Design alu, start of the top module:
module alu(
	output reg[16 - 1:0] 		data_out,
	output reg 						  		valid_out,
	output reg							  		cmd_out,
	input [16 - 1:0] 			data_in,
	input 							  			valid_in,
	input 							  			cmd_in,
	output reg 									 	amm_read,
	output reg[8 - 1:0] 		amm_address,
	input [8 - 1:0] 			amm_readdata,
	input 									 			amm_waitrequest,
	input[1:0] 							 			amm_response,
	input clk,
	input rst_n
	);
clock: 3.09 ns
lec_check: 0
cap_margin: 20
core_margin: 2
core_utilization: 66
cts_cluster_diameter: 306
gpl_timing_driven: 1
max_routing_layer: met4
setup_slack_margin: 0.62
slew_margin: 25
run.sh (not shown) runs the stock make flow with config.mk's settings and CLKGATE_MAP_FILE=.
The first run finished with setup timing left.
Change:
==> flow/config.mk (replaced) <==
export PLATFORM = sky130hd
export DESIGN_NAME = alu
export DESIGN_NICKNAME = alu
export VERILOG_FILES = /design/flow/design.v
export SDC_FILE = /design/flow/constraint.sdc
export NUM_CORES = 4
export LEC_CHECK = 0
export CAP_MARGIN = 20
export CORE_MARGIN = 2
export CORE_UTILIZATION = 40
export SLEW_MARGIN = 20
==> flow/constraint.sdc (replaced) <==
create_clock -name core_clock -period 4.78 [get_ports {clk}]
set_input_delay 0.9560 -clock core_clock [delete_from_list [all_inputs] [get_ports {clk}]]
set_output_delay 0.9560 -clock core_clock [all_outputs]
set_load 0.01 [all_outputs]
Effect: This time the run completed with no timing, DRC or antenna violations. Design area decreases by 5.0%. Wire length decreases by 15%. Flip-flop count is unchanged. Clock skew decreases by 8.0 ps.
Change:
--- a/flow/config.mk
+++ b/flow/config.mk
@@ -6,6 +6,9 @@
 export NUM_CORES = 4
 export LEC_CHECK = 0
+export ABC_AREA = 1
 export CAP_MARGIN = 20
 export CORE_MARGIN = 2
-export CORE_UTILIZATION = 40
+export CORE_UTILIZATION = 69
+export SETUP_SLACK_MARGIN = 0.62
 export SLEW_MARGIN = 20
+export TNS_END_PERCENT = 5
==> flow/constraint.sdc (replaced) <==
create_clock -name core_clock -period 2.74 [get_ports {clk}]
set_input_delay 0.5480 -clock core_clock [delete_from_list [all_inputs] [get_ports {clk}]]
set_output_delay 0.5480 -clock core_clock [all_outputs]
set_load 0.01 [all_outputs]
What happened:
- This time the run reached the layout checks and failed them: setup timing
- core utilization grows by 40 points
- final cell count rose by 27%
- power rises by 93%
- first-iteration DRC count rises to 2.7 times its value
- sequential cell count stays the same
- final area came out higher by 9.6%
- combinational power grows to 6.5 times its value
- synthesized cell count goes up by 59%
Change:
==> flow/config.mk (replaced) <==
export PLATFORM = sky130hd
export DESIGN_NAME = alu
export DESIGN_NICKNAME = alu
export VERILOG_FILES = /design/flow/design.v
export SDC_FILE = /design/flow/constraint.sdc
export NUM_CORES = 4
export LEC_CHECK = 0
export CAP_MARGIN = 20
export CORE_MARGIN = 2
export CORE_UTILIZATION = 66
export SETUP_SLACK_MARGIN = 0.9
export SLEW_MARGIN = 20
==> flow/constraint.sdc (replaced) <==
create_clock -name core_clock -period 3.42 [get_ports {clk}]
set_input_delay 0.6840 -clock core_clock [delete_from_list [all_inputs] [get_ports {clk}]]
set_output_delay 0.6840 -clock core_clock [all_outputs]
set_load 0.01 [all_outputs]
After rerunning: The new run completed, yet does not pass: setup timing. Die size goes up by a few percent. Worst setup slack is better by 300 ps. Sequential share of layout area rose by 2.4 points.
Change:
--- a/flow/config.mk
+++ b/flow/config.mk
@@ -8,5 +8,6 @@
 export CAP_MARGIN = 20
 export CORE_MARGIN = 2
-export CORE_UTILIZATION = 66
-export SETUP_SLACK_MARGIN = 0.9
+export CORE_UTILIZATION = 40
+export GPL_ROUTABILITY_DRIVEN = 0
+export MAX_ROUTING_LAYER = met4
 export SLEW_MARGIN = 20
==> flow/constraint.sdc (replaced) <==
create_clock -name core_clock -period 5.0 [get_ports {clk}]
set_input_delay 1.0000 -clock core_clock [delete_from_list [all_inputs] [get_ports {clk}]]
set_output_delay 1.0000 -clock core_clock [all_outputs]
set_load 0.01 [all_outputs]
With this change the flow completed without violations; first-iteration DRC count decreases by a quarter to a third; utilization decreases by 34 points; routed wire length decreases by roughly a tenth; maximum frequency decreases by roughly a tenth; total power decreases by a quarter to a third; final cell count increases by roughly a tenth; global-route usage decreases by 16 points.
Power figures rest on the tool's default switching activity, not on a simulated workload.
